## exp/willow
Design filtro_fir, start of the top module:
module filtro_fir
  #(
    parameter WW_INPUT  = 8,
    parameter WW_OUTPUT = 8
    ) 
   (
    input 			  clk,
    input 			  i_en,
    input 			  i_srst,
    input signed [ WW_INPUT-1:0]  i_data,
    output signed [WW_OUTPUT-1:0] o_data
    );
Size in the first run: roughly 2100 cells after synthesis, ~410 flip-flops, about 19 I/O pins, ~20000 um^2 of cells after synthesis.
Settings: LEC_CHECK=0, ABC_AREA=1, CAP_MARGIN=15, CELL_PAD_IN_SITES_DETAIL_PLACEMENT=1, CELL_PAD_IN_SITES_GLOBAL_PLACEMENT=1, CORE_ASPECT_RATIO=1.32, CORE_MARGIN=8, CORE_UTILIZATION=45, CTS_CLUSTER_SIZE=63, GPL_TIMING_DRIVEN=0, MAX_ROUTING_LAYER=met5, MIN_ROUTING_LAYER=met2, PLACE_DENSITY_LB_ADDON=0.14, SETUP_SLACK_MARGIN=-0.51, SLEW_MARGIN=10, TNS_END_PERCENT=35; clock period 5.47 ns.
run.sh (not shown) runs the stock make flow with config.mk's settings and CLKGATE_MAP_FILE=.
exp/willow finished every step from synthesis to the final layout, and the layout passed the timing, DRC and antenna checks.
Relative to exp/willow, the following input files were edited for exp/cedar:
Settings: clearing GPL_TIMING_DRIVEN, which used to be 0; swapping met5 for met4 in MAX_ROUTING_LAYER; swapping 0.14 for 0.22 in PLACE_DENSITY_LB_ADDON; clearing MIN_ROUTING_LAYER, which used to be met2; swapping 8 for 2 in CORE_MARGIN; clearing CELL_PAD_IN_SITES_GLOBAL_PLACEMENT, which used to be 1; swapping 63 for 65 in CTS_CLUSTER_SIZE; swapping 5.47 for 5.5 in the clock period (ns, I/O delays scaled along).
## What came out
Initial standard-cell utilization of the core: exp/cedar vs exp/willow identical. Fraction of met1 tracks used by global routing in exp/cedar vs exp/willow: up 24 points. Die size on exp/cedar is ahead of exp/willow. exp/cedar: all stages complete, timing, DRC and antenna checks passed.
Changes in exp/amber relative to exp/cedar:
Settings: SLEW_MARGIN changed from 10 to 20; CORE_UTILIZATION changed from 45 to 72; TNS_END_PERCENT removed (was 35); PLACE_DENSITY_LB_ADDON removed (was 0.22); CTS_CLUSTER_SIZE changed from 65 to 29; CELL_PAD_IN_SITES_DETAIL_PLACEMENT removed (was 1); SETUP_SLACK_MARGIN removed (was -0.51); MAX_ROUTING_LAYER removed (was met4); CAP_MARGIN changed from 15 to 20; CORE_ASPECT_RATIO removed (was 1.32); the clock period (ns, I/O delays scaled along) changed from 5.5 to 2.82.
==> comparison <==
Complete run, failing final checks: exp/amber, reason negative setup slack. Area growth from synthesis to final layout | exp/amber above exp/cedar. Route | exp/amber vs exp/cedar | wire shorter in exp/amber.
Inputs modified between exp/amber and exp/fjord:
Settings: changing CORE_UTILIZATION from 72 to 68; removing ABC_AREA (formerly 1); changing CTS_CLUSTER_SIZE from 29 to 44; changing the clock period (ns, I/O delays scaled along) from 2.82 to 1.77.
[summary]
- [flow] exp/fjord | stages: complete | final checks: fail | reason: negative setup slack
- Changes observed in exp/fjord relative to exp/amber: final hold slack lost 0.15 ns; fraction of the cycle the final worst path needs increased 110 points; arrival time of the worst setup path now larger.
- Sort exp/fjord and exp/amber by multi-input logic cell count desc -> top: exp/amber
- Cmp exp/fjord and exp/amber / synthesized cell count / lower: exp/fjord
- Diff exp/fjord..exp/amber | total overflow reported by the global router | unchanged
- exp/fjord vs exp/amber — relative max-transition margin rose 4.6 points.
- exp/amber reports its kind of path behind the tightest hold check as flip-flop to flip-flop while exp/fjord reports input port to flip-flop.
- [exp/fjord] area added between synthesis and finish rose 15 points relative to exp/amber
- | global routing met3 resource utilization | lower: exp/amber |
Relative to exp/fjord, the following input files were edited for exp/pepper:
Settings: setting ABC_AREA to 1 for the first time; changing CORE_UTILIZATION from 68 to 72; changing CTS_CLUSTER_SIZE from 44 to 29; setting PLACE_DENSITY_LB_ADDON to 0.21 for the first time; changing SLEW_MARGIN from 20 to 35; setting SETUP_SLACK_MARGIN to -0.16 for the first time; changing the clock period (ns, I/O delays scaled along) from 1.77 to 2.92.
exp/pepper: complete, dirty (negative setup slack)
Looking at start point of the critical path, the sum_d[1][5]$_DFF_P_ result is from exp/fjord; the sum_d[1][4]$_DFF_P_ one comes from exp/pepper.
Summary: post-route worst setup slack, exp/pepper better than exp/fjord
exp/fjord -> exp/pepper: first-pass GRT wire length increased by a few percent

---

The RTL this note starts from:
==> flow/design.v <==
module SatTruncFP
  #(
    parameter	NB_XI  	= 20,
    parameter	NBF_XI	= 12,
    parameter	NB_XO	= 8,
    parameter	NBF_XO	= 6
    )
   (
    input [(NB_XI)-1:0]  i_data,
    output [(NB_XO)-1:0] o_data
    );
   localparam	NBI_XI	=	NB_XI	-	NBF_XI;
   localparam	NBI_XO	=	NB_XO	-	NBF_XO;
   wire [NB_XO-1:0] 	 aux_Sat;
   wire [NBF_XO-1:0] 	 aux_trunc;
   wire 		 condicion;
   wire [NB_XO-1:0] 	 resultado1;
   wire [NB_XO-1:0] 	 resultado2;
	generate
	   if (NBF_XI >= NBF_XO)
	     begin
		assign	aux_trunc = i_data[(NBF_XI-1):(NBF_XI - NBF_XO)];
	     end
	   else
	     begin
		assign	aux_trunc = {i_data[NBF_XI-1:0],{(NBF_XO - NBF_XI){1'b0}}};
	     end
	   if (NBI_XI > NBI_XO)
	     begin
		assign	condicion		=	(i_data[(NB_XI-2)-:(NBI_XI-NBI_XO)] == {(NBI_XI-NBI_XO){i_data[NB_XI-1]}});
		assign	resultado1		=	{i_data[(NB_XI-1)],{(NB_XO-1){~i_data[(NB_XI-1)]}}};
		assign	resultado2		=	{i_data[(NB_XI-1)],i_data[NBF_XI +:NBI_XO-1],aux_trunc};
		assign	aux_Sat			=	condicion	?	resultado2	:	resultado1;
	     end
	   else
	     begin
		if (NBI_XO == NBI_XI)
                  assign  aux_Sat = {i_data[(NB_XI-1)-:NBI_XI],aux_trunc};
		else
		  assign  aux_Sat	= {{(NBI_XO - NBI_XI){i_data[NB_XI-1]}},i_data[(NB_XI-1)-:NBI_XI],aux_trunc};
	     end
	endgenerate
   assign	o_data=aux_Sat;
endmodule
module filtro_fir
  #(
    parameter WW_INPUT  = 8,
    parameter WW_OUTPUT = 8
    ) 
   (
    input 			  clk,
    input 			  i_en,
    input 			  i_srst,
    input signed [ WW_INPUT-1:0]  i_data,
    output signed [WW_OUTPUT-1:0] o_data
    );
  localparam WW_COEFF = 8;
   reg  signed [WW_INPUT           -1:0] register [14:1];
   wire signed [         WW_COEFF  -1:0] coeff    [14:0];
   wire signed [WW_INPUT+WW_COEFF  -1:0] prod     [14:0];
   wire signed [WW_INPUT+WW_COEFF+1-1:0] sum      [8:1]; 
   wire signed [WW_INPUT+WW_COEFF+2-1:0] sum1     [4:1]; 
   wire signed [WW_INPUT+WW_COEFF+3-1:0] sum2     [2:1]; 
   wire signed [WW_INPUT+WW_COEFF+4-1:0] sum3; 
   reg signed [WW_INPUT+WW_COEFF   -1:0] prod_d   [14:0];
   reg signed [WW_INPUT+WW_COEFF+4 -1:0] sum3_d;
   reg signed [WW_INPUT+WW_COEFF+1 -1:0] sum_d    [8:1];
    assign coeff[ 0] = 8'hFF;
    assign coeff[ 1] = 8'hFF;
    assign coeff[ 2] = 8'hFF;
    assign coeff[ 3] = 8'h00;
    assign coeff[ 4] = 8'h03;
    assign coeff[ 5] = 8'h08;
    assign coeff[ 6] = 8'h0D;
    assign coeff[ 7] = 8'h10;
    assign coeff[ 8] = 8'h0D;
    assign coeff[ 9] = 8'h08;
    assign coeff[10] = 8'h03;
    assign coeff[11] = 8'h00;
    assign coeff[12] = 8'hFF;
    assign coeff[13] = 8'hFF;
    assign coeff[14] = 8'hFF;
  always @(posedge clk) begin
    if (i_srst == 1'b1) begin
      register[ 1] <= {WW_INPUT{1'b0}};
      register[ 2] <= {WW_INPUT{1'b0}};
      register[ 3] <= {WW_INPUT{1'b0}};
      register[ 4] <= {WW_INPUT{1'b0}};
      register[ 5] <= {WW_INPUT{1'b0}};
      register[ 6] <= {WW_INPUT{1'b0}};
      register[ 7] <= {WW_INPUT{1'b0}};
      register[ 8] <= {WW_INPUT{1'b0}};
      register[ 9] <= {WW_INPUT{1'b0}};
      register[10] <= {WW_INPUT{1'b0}};
      register[11] <= {WW_INPUT{1'b0}};
      register[12] <= {WW_INPUT{1'b0}};
      register[13] <= {WW_INPUT{1'b0}};
      register[14] <= {WW_INPUT{1'b0}};
    end else begin
      if (i_en == 1'b1) begin
        register[ 1] <= i_data;
        register[ 2] <= register[ 1];
        register[ 3] <= register[ 2];
        register[ 4] <= register[ 3];
        register[ 5] <= register[ 4];
        register[ 6] <= register[ 5];
        register[ 7] <= register[ 6];
        register[ 8] <= register[ 7];
        register[ 9] <= register[ 8];
        register[10] <= register[ 9];
        register[11] <= register[10];
        register[12] <= register[11];
        register[13] <= register[12];
	    register[14] <= register[13];
      end
    end
  end
  assign prod[ 0] = coeff[ 0] * i_data;
  assign prod[ 1] = coeff[ 1] * register[ 1];
  assign prod[ 2] = coeff[ 2] * register[ 2];
  assign prod[ 3] = coeff[ 3] * register[ 3];
  assign prod[ 4] = coeff[ 4] * register[ 4];
  assign prod[ 5] = coeff[ 5] * register[ 5];
  assign prod[ 6] = coeff[ 6] * register[ 6];
  assign prod[ 7] = coeff[ 7] * register[ 7];
  assign prod[ 8] = coeff[ 8] * register[ 8];
  assign prod[ 9] = coeff[ 9] * register[ 9];
  assign prod[10] = coeff[10] * register[10];
  assign prod[11] = coeff[11] * register[11];
  assign prod[12] = coeff[12] * register[12];
  assign prod[13] = coeff[13] * register[13];
  assign prod[14] = coeff[14] * register[14];
  always@(posedge clk) begin
    prod_d[ 0] <= prod[ 0];
    prod_d[ 1] <= prod[ 1];
    prod_d[ 2] <= prod[ 2];
    prod_d[ 3] <= prod[ 3];
    prod_d[ 4] <= prod[ 4];
    prod_d[ 5] <= prod[ 5];
    prod_d[ 6] <= prod[ 6];
    prod_d[ 7] <= prod[ 7];
    prod_d[ 8] <= prod[ 8];
    prod_d[ 9] <= prod[ 9];
    prod_d[10] <= prod[10];
    prod_d[11] <= prod[11];
    prod_d[12] <= prod[12];
    prod_d[13] <= prod[13];
    prod_d[14] <= prod[14];
  end
  assign sum[ 1] = prod_d[ 0] + prod_d[ 1]; 
  assign sum[ 2] = prod_d[ 2] + prod_d[ 3];
  assign sum[ 3] = prod_d[ 4] + prod_d[ 5];
  assign sum[ 4] = prod_d[ 6] + prod_d[ 7];
  assign sum[ 5] = prod_d[08] + prod_d[ 9];
  assign sum[ 6] = prod_d[10] + prod_d[11];
  assign sum[ 7] = prod_d[12] + prod_d[13];
  assign sum[ 8] = {prod_d[14][WW_INPUT+WW_COEFF-1],prod_d[14]};
  always@(posedge clk) begin
    sum_d[1] <= sum[1];
    sum_d[2] <= sum[2];
    sum_d[3] <= sum[3];
    sum_d[4] <= sum[4];
    sum_d[5] <= sum[5];
    sum_d[6] <= sum[6];
    sum_d[7] <= sum[7];
    sum_d[8] <= sum[8];
  end
  assign sum1[ 1] = sum_d[ 1] + sum_d[ 2]; 
  assign sum1[ 2] = sum_d[ 3] + sum_d[ 4];
  assign sum1[ 3] = sum_d[ 5] + sum_d[ 6];
  assign sum1[ 4] = sum_d[ 7] + sum_d[ 8];
  assign sum2[ 1] = sum1[ 1] + sum1[ 2]; 
  assign sum2[ 2] = sum1[ 3] + sum1[ 4];
  assign sum3 = sum2[ 1] + sum2[ 2]; 
  always@(posedge clk)
    sum3_d <= sum3;
  SatTruncFP
	inst_SatTruncFP_dataB
	(
	  .i_data(	sum3_d	),
	  .o_data(	o_data	)
	);
endmodule
Settings: LEC_CHECK=0, CAP_MARGIN=20, CELL_PAD_IN_SITES_DETAIL_PLACEMENT=2, CELL_PAD_IN_SITES_GLOBAL_PLACEMENT=2, CORE_ASPECT_RATIO=0.58, CORE_MARGIN=2, CORE_UTILIZATION=57, CTS_CLUSTER_SIZE=75, GPL_ROUTABILITY_DRIVEN=0, HOLD_SLACK_MARGIN=0.17, MAX_ROUTING_LAYER=met5, MIN_ROUTING_LAYER=met2, PLACE_DENSITY_LB_ADDON=0.04, SLEW_MARGIN=5; clock period 7.51 ns.
The baseline aborted during 3_5_place_dp.
Change:
Settings changed: CELL_PAD_IN_SITES_DETAIL_PLACEMENT 2 to unset, CELL_PAD_IN_SITES_GLOBAL_PLACEMENT 2 to unset, CORE_ASPECT_RATIO 0.58 to unset, CORE_UTILIZATION 57 to 65, CTS_CLUSTER_SIZE 75 to unset, GPL_ROUTABILITY_DRIVEN 0 to unset, HOLD_SLACK_MARGIN 0.17 to unset, MAX_ROUTING_LAYER met5 to unset, MIN_ROUTING_LAYER met2 to unset, PLACE_DENSITY_LB_ADDON 0.04 to unset, SLEW_MARGIN 5 to 20.
Clock period 7.51 ns to 2.82 ns, I/O delays scaled along.
What happened:
- The new run produced a layout that fails on setup timing
- synthesized area stays the same
- die area fell by 12%
- synthesized cell count stays the same
Change:
Settings changed: CAP_MARGIN 20 to 5, CORE_UTILIZATION 65 to 72, CTS_CLUSTER_DIAMETER set to 363, CTS_CLUSTER_SIZE set to 20, SETUP_SLACK_MARGIN set to 0.2.
Clock period 2.82 ns to 1.42 ns, I/O delays scaled along.
Effect:
- Now the flow stopped in 5_1_grt on DPL-0038
- die size drops by 9.5%
- synthesized area is unchanged
- synthesized cell count is unchanged
Change:
Settings changed: CAP_MARGIN 5 to 20, CORE_UTILIZATION 72 to 40, CTS_CLUSTER_DIAMETER 363 to unset, CTS_CLUSTER_SIZE 20 to unset, SETUP_SLACK_MARGIN 0.2 to unset.
Clock period 1.42 ns to 4.81 ns, I/O delays scaled along.
Effect:
- With this change the flow finished clean
- synthesized area does not change
- synthesized cell count stays the same
- die area came out higher by well over a third
Change:
Settings changed: ABC_AREA set to 1, CORE_UTILIZATION 40 to 72, CTS_CLUSTER_SIZE set to 29, PLACE_DENSITY_LB_ADDON set to 0.21, SETUP_SLACK_MARGIN set to 1.02.
Clock period 4.81 ns to 3.92 ns, I/O delays scaled along.
Outcome:
- synthesized area rose by 3.0%
- design area rose by 3.4%
- non-clock buffer count rose by 19
- setup slack gains 30 ps
- final cell count rose by 1.8%

---

## v52
RTL: the design.v shown in full above, as it stands there.
Settings: LEC_CHECK=0, ABC_AREA=1, CAP_MARGIN=20, CORE_MARGIN=2, CORE_UTILIZATION=72, CTS_CLUSTER_SIZE=27, PLACE_DENSITY_LB_ADDON=0.01, SETUP_SLACK_MARGIN=0.79, SLEW_MARGIN=20, TNS_END_PERCENT=60; clock period 2.67 ns.
Although it ran to completion, v52 produced a layout that fails the final checks because of setup timing.
Relative to v52, the following input files were edited for v53:
Settings: CTS_CLUSTER_SIZE changed from 27 to 98; SETUP_SLACK_MARGIN removed (was 0.79); CORE_UTILIZATION changed from 72 to 57; PLACE_DENSITY_LB_ADDON removed (was 0.01); TNS_END_PERCENT removed (was 60); the clock period (ns, I/O delays scaled along) changed from 2.67 to 2.28.
--- outcome ---
~same non-clock inverter instance count of the final layout in v52 and v53
Going from v52 to v53, routed wire length shrank by 13%; depth of the worst register-to-register path shows an increase of 2; overall die area grew by 7300 µm².
Between v52 and v53, critical path depth is higher for v53, v52 comes in under that.
Delta (v53 minus v52): core utilization of the finished layout shrank by 18 points; area inside the core boundary moved up.
In the tables for v52 and v53, post-layout period usage of the worst path reads lower with v52.
Delta(worst setup slack for register-to-register paths, v53 - v52) < 0
The flow for v53 finished, though final verification flagged setup timing.
diff inputs: v53 => v43
Settings: CORE_UTILIZATION changed from 57 to 43; CTS_CLUSTER_SIZE removed (was 98); the clock period (ns, I/O delays scaled along) changed from 2.28 to 2.16.
--- outcome ---
- On number of buffers added on ports, v53 tracks v43 almost exactly.
- The post-CTS clock slew at the launch and capture registers of the worst setup and hold paths on v53 is in line with that on v43.
- Cmp v53 and v43 / depth of the critical timing path with buffers and inverters included / higher: v43
- Highest attainable clock frequency was lower in the run labelled v43.
- v43 finished all stages; however, its layout fails the closing checks, the failures being setup timing.
- Relative to v53, the number of filler instances in the final layout measured on v43 has increased by more than half.
Edits applied to the flow inputs when going from v43 to v21:
Settings: PLACE_DENSITY newly set to 0.41; CTS_CLUSTER_SIZE newly set to 29; SETUP_SLACK_MARGIN newly set to -0.18; CORE_UTILIZATION changed from 43 to 72; the clock period (ns, I/O delays scaled along) changed from 2.16 to 3.08.
Notes after the runs:
- Although v21 finished all stages, its layout failed final checks on setup timing.
- Across both runs, wire length after detailed routing was higher for v21 than for v43.
- Re mean instance size in the synthesized netlist: no difference whatsoever between v21 and v43.
- Number of resized instances in the post-cts repair step ends up higher on v43.
